== build 50 ==
==> flow/design.v (excerpt) <==
module project3_frame(
  input        CLOCK_50,
  input        RESET_N,
  input  [3:0] KEY,
  output [6:0] HEX0,
  output [6:0] HEX1,
  output [9:0] LEDR,
  output [16-2-1:0] imem_addr,
  input  [32-1:0] imem_data,
  output [16-2-1:0] dmem_addr,
  output [32-1:0] dmem_wdata,
  output dmem_we,
  output dmem_re,
  input  [32-1:0] dmem_rdata
);
Size: roughly 6300 cells after synthesis, about 920 flip-flops, about 160 I/O pins, about 55000 sq um of cells after synthesis.
Settings: LEC_CHECK=0, CAP_MARGIN=20, CORE_MARGIN=2, CORE_UTILIZATION=45, SLEW_MARGIN=20; clock period 5.15 ns.
run.sh (not shown) runs the stock make flow with config.mk's settings and CLKGATE_MAP_FILE=.
Build 50 finished every step from synthesis to the final layout, and the layout passed the timing, design-rule and antenna checks.
diff inputs: build 50 => build 82
--- a/flow/config.mk
+++ b/flow/config.mk
@@ -7,5 +7,14 @@
 export LEC_CHECK = 0
-export CAP_MARGIN = 20
+export ABC_AREA = 0
+export CAP_MARGIN = 15
 export CORE_MARGIN = 2
-export CORE_UTILIZATION = 45
+export CORE_UTILIZATION = 72
+export CTS_CLUSTER_DIAMETER = 342
+export CTS_CLUSTER_SIZE = 37
+export GPL_TIMING_DRIVEN = 1
+export MAX_ROUTING_LAYER = met4
+export MIN_ROUTING_LAYER = met1
+export PLACE_DENSITY_LB_ADDON = 0.06
+export SETUP_SLACK_MARGIN = 1.13
 export SLEW_MARGIN = 20
+export TNS_END_PERCENT = 5
==> flow/constraint.sdc <==
create_clock -name core_clock -period 3.96 [get_ports {CLOCK_50}]
set_input_delay 0.7920 -clock core_clock [delete_from_list [all_inputs] [get_ports {CLOCK_50}]]
set_output_delay 0.7920 -clock core_clock [all_outputs]
set_load 0.01 [all_outputs]
==> results <==
- No final results exist for build 82, since it was stopped by error GRT-0232 during 5_1_grt.
- CTS H-tree depth: build 82 vs build 50 down 2
- Number of buffers created by CTS, build 82 and build 50: lower on build 82
- Build 50 has higher die width than build 82.
- | placer congestion estimate | lower: build 50 |
- Total placed instance area grows by a few percent when moving from build 50 to build 82.
- Number of buffers inserted to repair setup after CTS, build 82 and build 50: higher on build 82
- From build 50 to build 82 the numbers moved as follows: die size down 46000 sq um, share of synthesized cell area in and, or, nand and nor gates neither gained nor lost much.
- Build 82 reports a lower setup slack after placement than build 50 does.
Here is what was changed in the inputs of build 29 compared with build 82.
==> flow/config.mk <==
export PLATFORM = sky130hd
export DESIGN_NAME = project3_frame
export DESIGN_NICKNAME = project3_frame
export VERILOG_FILES = /design/flow/design.v
export SDC_FILE = /design/flow/constraint.sdc
export NUM_CORES = 4
export LEC_CHECK = 0
export CAP_MARGIN = 20
export CORE_MARGIN = 2
export CORE_UTILIZATION = 40
export SETUP_SLACK_MARGIN = 0.64
export SLEW_MARGIN = 20
==> flow/constraint.sdc <==
create_clock -name core_clock -period 6.98 [get_ports {CLOCK_50}]
set_input_delay 1.3960 -clock core_clock [delete_from_list [all_inputs] [get_ports {CLOCK_50}]]
set_output_delay 1.3960 -clock core_clock [all_outputs]
set_load 0.01 [all_outputs]
- Looking at the reports, build 29 completed the entire flow and the layout it produced met the timing, design-rule and antenna checks.
- The lower floorplan-stage core utilization came out of build 29.
- On number of cells upsized or downsized after cts: build 29 sits below build 82.
- Post-CTS setup buffer count is lower on build 29
- Chip height up 94 um in build 29 wrt build 82
- [diff] chip footprint, build 29 relative to build 82: regression
- Build 29 against build 82: total cells reported by yosys after synthesis flat; core area up about 80%; routability congestion estimate from global placement down 0.15.

* * *

project3_frame again, from the RTL that the note above started with.
## project3_frame
module project3_frame(
  input        CLOCK_50,
  input        RESET_N,
  input  [3:0] KEY,
  output [6:0] HEX0,
  output [6:0] HEX1,
  output [9:0] LEDR,
  output [16-2-1:0] imem_addr,
  input  [32-1:0] imem_data,
  output [16-2-1:0] dmem_addr,
  output [32-1:0] dmem_wdata,
  output dmem_we,
  output dmem_re,
  input  [32-1:0] dmem_rdata
);
Settings: LEC_CHECK=0, ABC_AREA=0, CAP_MARGIN=15, CORE_MARGIN=2, CORE_UTILIZATION=72, CTS_CLUSTER_DIAMETER=342, CTS_CLUSTER_SIZE=37, GPL_TIMING_DRIVEN=1, MIN_ROUTING_LAYER=met1, SETUP_SLACK_MARGIN=0.22, SLEW_MARGIN=20; clock period 4.36 ns.
The starting point stopped in global routing (GRT-0232).
Edit:
- ABC_AREA: 0 -> unset
- CAP_MARGIN: 15 -> 35
- CELL_PAD_IN_SITES_GLOBAL_PLACEMENT: unset -> 3
- CORE_ASPECT_RATIO: unset -> 1.2
- CORE_MARGIN: 2 -> 7
- CORE_UTILIZATION: 72 -> 29
- CTS_CLUSTER_DIAMETER: 342 -> 370
- CTS_CLUSTER_SIZE: 37 -> unset
- GPL_TIMING_DRIVEN: 1 -> unset
- MIN_ROUTING_LAYER: met1 -> met2
- SETUP_SLACK_MARGIN: 0.22 -> 3.3
- SLEW_MARGIN: 20 -> 30
- TNS_END_PERCENT: unset -> 75
- clock period: 4.36 -> 12.1 ns (I/O delays scaled with it)
After rerunning:
- Now the flow passed the timing, design-rule and antenna checks
- synthesized cell count stays the same
- synthesized area stays the same
- die size climbs to 2.6 times its value
Edit:
- CAP_MARGIN: 35 -> 20
- CELL_PAD_IN_SITES_GLOBAL_PLACEMENT: 3 -> unset
- CORE_ASPECT_RATIO: 1.2 -> unset
- CORE_MARGIN: 7 -> 2
- CORE_UTILIZATION: 29 -> 40
- CTS_CLUSTER_DIAMETER: 370 -> unset
- MIN_ROUTING_LAYER: met2 -> unset
- SLEW_MARGIN: 30 -> 20
- TNS_END_PERCENT: 75 -> unset
=>
- critical path depth increases by 1
- non-clock buffer count fell by 76
- power fell by about 8%
- hold slack is better by 6.4 ps
- global-route usage shrinks by 12 points
- worst setup slack loses 74 ps
Power figures rest on the tool's default switching activity, not on a simulated workload.
